Design bf16_unit, start of the top module:
module bf16_unit
# (parameter G = 6) (
    input  clk,
    input  reset,
    input  [15:0] in1,
    input  [15:0] in2,
    input  [15:0] in3,
    input  [15:0] in4,
    input  [15:0] in5,
    input  [15:0] in6,
    input  [15:0] in7,
    input  [15:0] in8,
    input  [15:0] in9,
    input  [15:0] in10,
    input  [15:0] in11,
    input  [15:0] in12,
    input  [15:0] in13,
    input  [15:0] in14,
    input  [15:0] in15,
    input  [15:0] in16,
    input  [15:0] in17,
    input  [15:0] in18,
    input  [4:0] funct5,
    output wire [15:0] result
);
export LEC_CHECK = 0
export CAP_MARGIN = 20
export CORE_MARGIN = 2
export CORE_UTILIZATION = 72
export CTS_CLUSTER_DIAMETER = 340
export CTS_CLUSTER_SIZE = 10
export HOLD_SLACK_MARGIN = 0.29
export PLACE_DENSITY = 0.42
export SLEW_MARGIN = 20
create_clock -name core_clock -period 4.17 [get_ports {clk}]
run.sh (not shown) runs the stock make flow with config.mk's settings and CLKGATE_MAP_FILE=.
The starting point produced a layout that fails on setup timing.
Next try:
- CTS_CLUSTER_DIAMETER: 340 -> default
- CTS_CLUSTER_SIZE: 10 -> default
- HOLD_SLACK_MARGIN: 0.29 -> default
- clock period: 4.17 -> 7.25 ns (I/O delays scaled with it)
The new run ran to the end with no violations.
First-iteration DRC count went down by a few percent.
Power went down by well over a third.
Cell count went down by a few percent.
Wire length went down by a little under a tenth.
Next try:
- CORE_UTILIZATION: 72 -> 9
- PLACE_DENSITY: 0.42 -> 0.6
- clock period: 7.25 -> 11.4 ns (I/O delays scaled with it)
The changed run passed the timing, DRC and antenna checks.
Setup slack is better by 2.4 ns.
Wire length increases by 17%.
Power went down by 35%.
Synthesized cell count is unchanged.
Combinational power decreases by 36%.
Critical path depth is unchanged.
Die area goes up to 7.9 times its value.
Sequential cell count does not change.
Worst hold slack gets worse by 0.083 ns.
Clock-buffer cell count decreases by 12.
Next try:
- CORE_UTILIZATION: 9 -> 71
- CTS_CLUSTER_SIZE: default -> 14
- PLACE_DENSITY: 0.6 -> default
- clock period: 11.4 -> 5.92 ns (I/O delays scaled with it)
- clock-buffer cell count climbs by 13
- design area drops by about 13%
- non-clock buffer count climbs by 13
- routed wire length drops by about 15%
- hold slack gains 0.074 ns
- sequential cell count does not change
- power climbs by about 80%
- cell count drops by about 50%
- clock skew drops by 0.087 ns


try-amber:
bf16_unit again, from the RTL that the note above started with.
clock: 8.6 ns
lec_check: 0
abc_area: 0
cap_margin: 20
core_aspect_ratio: 0.52
core_margin: 2
core_utilization: 66
cts_cluster_diameter: 80
cts_cluster_size: 26
gpl_routability_driven: 1
hold_slack_margin: 0.18
setup_slack_margin: -0.59
slew_margin: 20
try-amber: no failed stages, no open violations at the end
The inputs of try-violet differ from those of try-amber as listed below.
# try-amber
export LEC_CHECK = 0
export ABC_AREA = 0
export CAP_MARGIN = 20
export CORE_ASPECT_RATIO = 0.52
export CORE_MARGIN = 2
export CORE_UTILIZATION = 66
export CTS_CLUSTER_DIAMETER = 80
export CTS_CLUSTER_SIZE = 26
export GPL_ROUTABILITY_DRIVEN = 1
export HOLD_SLACK_MARGIN = 0.18
export SETUP_SLACK_MARGIN = -0.59
export SLEW_MARGIN = 20
create_clock -name core_clock -period 8.6 [get_ports {clk}]
# try-violet
export LEC_CHECK = 0
export ABC_AREA = 0
export CAP_MARGIN = 15
export CORE_ASPECT_RATIO = 0.93
export CORE_MARGIN = 2
export CORE_UTILIZATION = 72
export CTS_CLUSTER_DIAMETER = 80
export GPL_ROUTABILITY_DRIVEN = 1
export HOLD_SLACK_MARGIN = -0.09
export SLEW_MARGIN = 20
create_clock -name core_clock -period 4.39 [get_ports {clk}]
--- outcome ---
| try-violet | all stages done | FAIL | negative setup slack |
Per the comparison of try-violet with try-amber, power now larger, sequential share of layout area -2.4 points, buffer count excluding the clock tree in the final layout has increased.
Number of buffers and inverters on the critical path in try-violet vs try-amber: up 2
Of the two values seen for layer carrying the most global-route usage, met2 was produced by try-violet and met1 by try-amber.
Routed wire length (try-violet vs. try-amber) increases by a few percent
What try-violet reported for height of the chip has to be multiplied by 0.78 to get the figure for try-amber.
Diff try-amber..try-violet | total count of max-transition violations in the final report | unchanged
| number of setup buffers added after CTS | try-violet vs try-amber | 49 higher |
The die of try-violet is smaller than the one used in try-amber.
The lower count of antenna diodes in the layout came out of try-amber.
Input-level comparison between try-fjord and try-violet:
# try-violet
export LEC_CHECK = 0
export ABC_AREA = 0
export CAP_MARGIN = 15
export CORE_ASPECT_RATIO = 0.93
export CORE_MARGIN = 2
export CORE_UTILIZATION = 72
export CTS_CLUSTER_DIAMETER = 80
export GPL_ROUTABILITY_DRIVEN = 1
export HOLD_SLACK_MARGIN = -0.09
export SLEW_MARGIN = 20
create_clock -name core_clock -period 4.39 [get_ports {clk}]
# try-fjord
export LEC_CHECK = 0
export ABC_AREA = 0
export CAP_MARGIN = 20
export CORE_ASPECT_RATIO = 0.52
export CORE_MARGIN = 2
export CORE_UTILIZATION = 61
export CTS_CLUSTER_DIAMETER = 80
export CTS_CLUSTER_SIZE = 26
export GPL_ROUTABILITY_DRIVEN = 1
export HOLD_SLACK_MARGIN = 0.18
export SLEW_MARGIN = 20
create_clock -name core_clock -period 5.84 [get_ports {clk}]
==> results <==
- Across try-violet and try-fjord, a clean result was obtained everywhere but in try-violet.
- Status try-violet: flow complete, layout not clean - negative setup slack
- Summary: area inside the core boundary, try-fjord worse than try-violet
- Re total count of max-transition violations in the final report: no difference whatsoever between try-fjord and try-violet.
- Diff try-violet -> try-fjord: estimated wirelength of the detail-placed design +8400 µm, setup slack +0.91 ns.


bf16_unit again, from the RTL that the note above started with.
Design bf16_unit, start of the top module:
module bf16_unit
# (parameter G = 6) (
    input  clk,
    input  reset,
    input  [15:0] in1,
    input  [15:0] in2,
    input  [15:0] in3,
    input  [15:0] in4,
    input  [15:0] in5,
    input  [15:0] in6,
    input  [15:0] in7,
    input  [15:0] in8,
    input  [15:0] in9,
    input  [15:0] in10,
    input  [15:0] in11,
    input  [15:0] in12,
    input  [15:0] in13,
    input  [15:0] in14,
    input  [15:0] in15,
    input  [15:0] in16,
    input  [15:0] in17,
    input  [15:0] in18,
    input  [4:0] funct5,
    output wire [15:0] result
);
    reg [4:0] p1_funct5;
    reg [4:0] p2_funct5;
    reg [4:0] p3_funct5;
    reg [4:0] p4_funct5;
    reg [4:0] p5_funct5;
    reg [4:0] p6_funct5;
    reg [4:0] p7_funct5;
    reg [4:0] p8_funct5;
    reg [4:0] p9_funct5;
    reg [4:0] p10_funct5;
    reg [4:0] p11_funct5;
    reg [4:0] p12_funct5;
    reg [4:0] p13_funct5;
    reg [4:0] p14_funct5;
    reg [4:0] p15_funct5;
    reg [15:0] p1_in1;
    reg [15:0] p1_in2;
    reg [15:0] p1_in3;
    reg [15:0] p2_in1;
    reg [15:0] p2_in2;
    reg [15:0] p2_in3;
    reg [15:0] p3_in1;
    reg [15:0] p3_in2;
    reg [15:0] p3_in3;
    reg [15:0] p4_in1;
    reg [15:0] p4_in2;
    reg [15:0] p4_in3;
    reg [15:0] p5_in1;
    reg [15:0] p5_in2;
    reg [15:0] p5_in3;
    reg [15:0] p6_in1;
    reg [15:0] p6_in2;
    reg [15:0] p6_in3;
    reg [15:0] p7_in1;
    reg [15:0] p7_in2;
    reg [15:0] p7_in3; 
    reg [15:0] p8_in1;
    reg [15:0] p8_in2;
    reg [15:0] p8_in3; 
    reg [15:0] p9_in1;
    reg [15:0] p9_in2;
    reg [15:0] p9_in3; 
    wire [15:0] mux_mult_add_sub;
    wire [15:0] mux_macc;
    wire [15:0] s_in1;
    wire [15:0] s_in2;
    wire [15:0] s_in3;
    bf16_SIMD_MACC bf16_SIMD(
      .clk(clk),
      .reset(reset),
      .in1(in1),
      .in2(in2),
      .in3(in3),
      .in4(in4),
      .in5(in5),
      .in6(in6),
      .in7(in7),
      .in8(in8),
      .in9(in9),
      .in10(in10),
      .in11(in11),
      .in12(in12),
      .in13(in13),
      .in14(in14),
      .in15(in15),
      .in16(in16),
      .in17(in17),
      .in18(in18),
      .result(mux_macc));
    decoder dec(
      .in1(p9_in1),
      .in2(p9_in2),
      .in3(p9_in3),
  ...
clock: 13.4 ns
lec_check: 0
abc_area: 0
cap_margin: 20
core_aspect_ratio: 0.78
core_margin: 2
core_utilization: 71
gpl_timing_driven: 1
max_routing_layer: met4
place_density_lb_addon: 0.21
slew_margin: 20
The starting point completed with no timing, DRC or antenna violations.
Change:
ABC_AREA = default   (was 0)
CORE_ASPECT_RATIO = default   (was 0.78)
CORE_UTILIZATION = 40   (was 71)
GPL_TIMING_DRIVEN = default   (was 1)
MAX_ROUTING_LAYER = default   (was met4)
PLACE_DENSITY = 0.6   (was default)
PLACE_DENSITY_LB_ADDON = default   (was 0.21)
clock period = 12.4 ns   (was 13.4 ns; I/O delays follow)
Effect: Power rises by 11%. Core utilization falls by 33 points. Final cell count rises by 11%. Wire length falls by 0.54%. Cell area rises by 2.4%.
Change:
CELL_PAD_IN_SITES_DETAIL_PLACEMENT = 2   (was default)
CORE_MARGIN = 5   (was 2)
clock period = 9.0 ns   (was 12.4 ns; I/O delays follow)
Outcome:
- With this change the flow aborted during global routing (5_1_grt)
- synthesized area is unchanged
- die area grows by 1.9%
- synthesized cell count stays the same
Change:
CELL_PAD_IN_SITES_DETAIL_PLACEMENT = default   (was 2)
CORE_MARGIN = 2   (was 5)
CORE_UTILIZATION = 70   (was 40)
clock period = 6.24 ns   (was 9.0 ns; I/O delays follow)
=> With this change the flow ran to the end with no violations. Synthesized area does not change. Die size came out lower by 44%. Synthesized cell count does not change.
Change:
CORE_UTILIZATION = 40   (was 70)
clock period = 7.67 ns   (was 6.24 ns; I/O delays follow)
The changed run passed the timing, DRC and antenna checks.
Utilization went down by 32 points.
Global-route usage decreases by 14 points.
Via count fell by a few percent.
Wire length fell slightly.
Critical path depth drops by 2.
Setup slack gets better by 240 ps.
Area after synthesis is unchanged.
Change:
CORE_UTILIZATION = 68   (was 40)
CTS_CLUSTER_SIZE = 32   (was default)
clock period = 7.21 ns   (was 7.67 ns; I/O delays follow)
Clock skew drops by 8.4 ps.
Die area fell by 41%.
Final cell count went down by 9.5%.
Flip-flop count does not change.
Clock-buffer cell count fell by 17.
Power rose by 4.3%.
Cell area drops by 1.9%.
Worst setup slack is better by 82 ps.


run A:
Starting RTL as in the previous note.
export LEC_CHECK = 0
export ABC_AREA = 1
export CAP_MARGIN = 15
export CELL_PAD_IN_SITES_DETAIL_PLACEMENT = 2
export CORE_ASPECT_RATIO = 0.67
export CORE_MARGIN = 9
export CORE_UTILIZATION = 23
export CTS_CLUSTER_SIZE = 26
export GPL_ROUTABILITY_DRIVEN = 0
export GPL_TIMING_DRIVEN = 0
export HOLD_SLACK_MARGIN = 0.25
export MIN_ROUTING_LAYER = met1
export PLACE_DENSITY = 0.6
export SETUP_SLACK_MARGIN = 1.85
export SLEW_MARGIN = 35
export TNS_END_PERCENT = 40
create_clock -name core_clock -period 9.0 [get_ports {clk}]
Run A did not make it past global routing (5_1_grt), where a tool error ended it.
[inputs] run B vs run A
==> flow/config.mk <==
export PLATFORM = sky130hd
export DESIGN_NAME = bf16_unit
export DESIGN_NICKNAME = bf16_unit
export VERILOG_FILES = /design/flow/design.v
export SDC_FILE = /design/flow/constraint.sdc
export NUM_CORES = 4
export LEC_CHECK = 0
export ABC_AREA = 1
export CAP_MARGIN = 20
export CELL_PAD_IN_SITES_DETAIL_PLACEMENT = 2
export CORE_MARGIN = 5
export CORE_UTILIZATION = 28
export PLACE_DENSITY = 0.6
export SLEW_MARGIN = 20
export TNS_END_PERCENT = 70
## What came out
Run B | stages: all done | timing, DRC, antenna: all pass
From run A to run B the numbers moved as follows: area fraction in xor and xnor cells saw little to no change, share of flip-flops with an asynchronous set or reset after synthesis closely matched the old numbers, die area dropped about 20%, total number of placement rows grew by about 11%, sequential share of the synthesized area held steady.
Run A → run B: clock sink total barely changed, total CTS buffers climbed 26.
Edits applied to the flow inputs when going from run B to run C:
--- a/flow/config.mk
+++ b/flow/config.mk
@@ -9 +9 @@
-export CAP_MARGIN = 20
+export CAP_MARGIN = 35
@@ -11,2 +11,7 @@
-export CORE_MARGIN = 5
-export CORE_UTILIZATION = 28
+export CORE_ASPECT_RATIO = 0.67
+export CORE_MARGIN = 9
+export CORE_UTILIZATION = 23
+export CTS_CLUSTER_SIZE = 26
+export GPL_ROUTABILITY_DRIVEN = 0
+export HOLD_SLACK_MARGIN = 0.25
+export MIN_ROUTING_LAYER = met2
@@ -14,2 +19,3 @@
-export SLEW_MARGIN = 20
-export TNS_END_PERCENT = 70
+export SETUP_SLACK_MARGIN = 1.85
+export SLEW_MARGIN = 35
+export TNS_END_PERCENT = 40
The log for run C ends in global routing (5_1_grt) with error GRT-0116, so the run never completed. On area of the core, run C does worse than run B. Run C vs run B: die area up by more than 10%. Compared with run B, run C shows a number of buffers added for setup after CTS that is 3 higher.


## job 101
bf16_unit again, from the RTL that the note above started with.
clock: 4.45 ns
lec_check: 0
abc_area: 1
cap_margin: 20
core_margin: 2
core_utilization: 72
cts_cluster_diameter: 372
cts_cluster_size: 14
hold_slack_margin: 0.3
place_density_lb_addon: 0.06
setup_slack_margin: 1.27
slew_margin: 20
Complete run, failing final checks: job 101, reason negative setup slack.
Inputs modified between job 101 and job 102:
# job 101
export LEC_CHECK = 0
export ABC_AREA = 1
export CAP_MARGIN = 20
export CORE_MARGIN = 2
export CORE_UTILIZATION = 72
export CTS_CLUSTER_DIAMETER = 372
export CTS_CLUSTER_SIZE = 14
export HOLD_SLACK_MARGIN = 0.3
export PLACE_DENSITY_LB_ADDON = 0.06
export SETUP_SLACK_MARGIN = 1.27
export SLEW_MARGIN = 20
create_clock -name core_clock -period 4.45 [get_ports {clk}]
# job 102
export LEC_CHECK = 0
export CAP_MARGIN = 20
export CORE_MARGIN = 2
export CORE_UTILIZATION = 72
export CTS_CLUSTER_DIAMETER = 350
export CTS_CLUSTER_SIZE = 14
export SLEW_MARGIN = 20
create_clock -name core_clock -period 4.86 [get_ports {clk}]
--- outcome ---
The final report for job 102 shows a completed flow and a layout that fails verification, specifically negative setup slack. Job 102 against job 101: total power now smaller, non-clock inverter instance count of the final layout now smaller, leakage power figure now smaller. Via count for job 102: 35900 down relative to job 101. The clock input transition at the sequential cells of the worst setup and hold paths on job 101 is in line with that on job 102. Per the comparison of job 102 with job 101, switching share of power lower; number of cells in the finished layout apart from fillers lower; all-layer global routing usage lower. Job 102: hold slack is 0.044 ns higher than what job 101 reported. Wire length of the first global-routing pass was lower in the run labelled job 102.
Setup changes, job 102 to job 103
# job 102
export LEC_CHECK = 0
export CAP_MARGIN = 20
export CORE_MARGIN = 2
export CORE_UTILIZATION = 72
export CTS_CLUSTER_DIAMETER = 350
export CTS_CLUSTER_SIZE = 14
export SLEW_MARGIN = 20
create_clock -name core_clock -period 4.86 [get_ports {clk}]
# job 103
export LEC_CHECK = 0
export CAP_MARGIN = 35
export CORE_MARGIN = 2
export CORE_UTILIZATION = 72
export CTS_CLUSTER_SIZE = 14
export PLACE_DENSITY_LB_ADDON = 0.29
export SLEW_MARGIN = 20
create_clock -name core_clock -period 4.8 [get_ports {clk}]
### Flow results
Net switching component of the power: job 103 worse than job 102. Going from job 102 to job 103, the number of vias per cell was found to have gone up by about 0.5%. | register share of the cell area | higher: job 102 |. Of job 103 and job 102, job 103 shows the higher overall fraction of global-route tracks in use, with job 102 below it. Summary of job 103 over job 102: first-pass GRT wire length has increased, setup slack has decreased. For total power, dividing the value from job 103 by the value from job 102 gives 1.12. Job 103 -> stages 100% | layout checks FAIL | antenna violations, negative setup slack. Against job 102, total non-filler cell area in the finished layout in job 103 came out worse.


== job 5063 ==
bf16_unit again, from the RTL that the note above started with.
make LEC_CHECK=0 ABC_AREA=1 CAP_MARGIN=25 CELL_PAD_IN_SITES_DETAIL_PLACEMENT=1 CELL_PAD_IN_SITES_GLOBAL_PLACEMENT=3 CORE_ASPECT_RATIO=1.08 CORE_MARGIN=2 CORE_UTILIZATION=51 CTS_CLUSTER_DIAMETER=80 CTS_CLUSTER_SIZE=22 GPL_ROUTABILITY_DRIVEN=1 GPL_TIMING_DRIVEN=0 HOLD_SLACK_MARGIN=0.18 MAX_ROUTING_LAYER=met5 MIN_ROUTING_LAYER=met2 PLACE_DENSITY=0.85 SLEW_MARGIN=30 TNS_END_PERCENT=75 finish   # period 13.8 ns
Job 5063 failed in global placement without I/O with GPL-0301.
Inputs modified between job 5063 and job 5025:
Settings: removing CTS_CLUSTER_SIZE (formerly 22); changing ABC_AREA from 1 to 0; removing TNS_END_PERCENT (formerly 75); removing GPL_TIMING_DRIVEN (formerly 0); changing CAP_MARGIN from 25 to 20; changing CORE_UTILIZATION from 51 to 72; removing MIN_ROUTING_LAYER (formerly met2); removing MAX_ROUTING_LAYER (formerly met5); removing PLACE_DENSITY (formerly 0.85); changing SLEW_MARGIN from 30 to 20; removing CELL_PAD_IN_SITES_DETAIL_PLACEMENT (formerly 1); removing CELL_PAD_IN_SITES_GLOBAL_PLACEMENT (formerly 3); changing CORE_ASPECT_RATIO from 1.08 to 0.93; removing HOLD_SLACK_MARGIN (formerly 0.18); changing the clock period (ns, I/O delays scaled along) from 13.8 to 4.39.
Findings:
Job 5025: complete, dirty (negative setup slack). Against job 5063 as the reference, job 5025 delivers a higher share of the synthesized netlist area taken by xor and xnor gates. Re horizontal extent of the die: job 5063 was higher than job 5025. Measured against each other, job 5025 and job 5063 differ in area after synthesis, the higher figure coming from job 5063. Summary: with job 5063 as the reference, floorplan row count in job 5025 moved down by more than 10%. In job 5025 relative to job 5063, synthesized cell count had gone down by more than a quarter. Average size of a mapped cell for job 5025 is higher than for job 5063.
#### Input delta (job 736 over job 5025)
Settings: clearing ABC_AREA, which used to be 0; clearing GPL_ROUTABILITY_DRIVEN, which used to be 1; swapping 72 for 21 in CORE_UTILIZATION; clearing CTS_CLUSTER_DIAMETER, which used to be 80; clearing CORE_ASPECT_RATIO, which used to be 0.93; putting PLACE_DENSITY at 0.6 where nothing was set; swapping 4.39 for 13.5 in the clock period (ns, I/O delays scaled along).
Results
Job 736 closes out successfully: all stages finished, all timing, DRC and antenna checks passed. Required time of the worst setup path in job 736 vs job 5025: up 7.29 ns. Job 5025 → job 736: starting density of the core fell by 51 points, cell area now larger, worst-margin pin slew lower, total of fill cells in the finished design higher. Delta(non-clock buffer count in the final layout, job 736 - job 5025) < 0. Job 5025 and job 736 ended up with nearly the same register area.
Setup changes, job 736 to job 4413
Settings: CORE_UTILIZATION now 70, was 21; the clock period (ns, I/O delays scaled along) now 6.22, was 13.5.
Results
In terms of highest net fanout along the worst path, job 736 and job 4413 differ only marginally. Job 4413 gives less final design instance area without fill than job 736 did. Delta (job 4413 minus job 736): setup slack has decreased; global-route met2 utilization picked up an extra 37 points.
Changes in job 9193 relative to job 4413:
Settings: changing CORE_UTILIZATION from 70 to 45; changing the clock period (ns, I/O delays scaled along) from 6.22 to 7.67.
Job 9193: all stages complete, timing, DRC and antenna checks passed. Chip area from the yosys synthesis statistics: job 4413 vs job 9193 identical. Job 9193 ends up with a number of antenna violations at the first check in global routing that is 35% higher than in job 4413. Compare job 9193 and job 4413 | met1 layer wirelength in the final routing higher: job 9193. Of job 9193 and job 4413, job 9193 shows the higher area added between synthesis and finish, with job 4413 below it. Final clock period utilization by the worst path down 4.1 points in job 9193 wrt job 4413. Against job 4413, job 9193 comes in 7 lower on number of iterations in the first detailed-routing pass. Fraction of power spent switching nets in job 9193 vs job 4413: up 0.17 points. Met2 layer usage reported by global route, job 9193 and job 4413: lower on job 9193. ~same static leakage in job 9193 and job 4413. Job 9193: actual slew at the worst max-slew pin 0.066 ns below job 4413. Overall fraction of global-route tracks in use in job 9193 vs job 4413: down 12 points.
diff inputs: job 9193 => job 7356
Settings: CTS_CLUSTER_SIZE newly set to 14; CORE_UTILIZATION changed from 45 to 72; the clock period (ns, I/O delays scaled along) changed from 7.67 to 5.1.
To summarise job 7356: no stage aborted, but the layout did not pass its checks, failing on negative setup slack.
Count of clock-buffer cells in the layout (lower): job 7356
From job 9193 to job 7356 the numbers moved as follows: die area dropped about 37%, vertical extent of the die dropped about 20%.
No activity file was given, so power comes from the tool's default toggle rates.
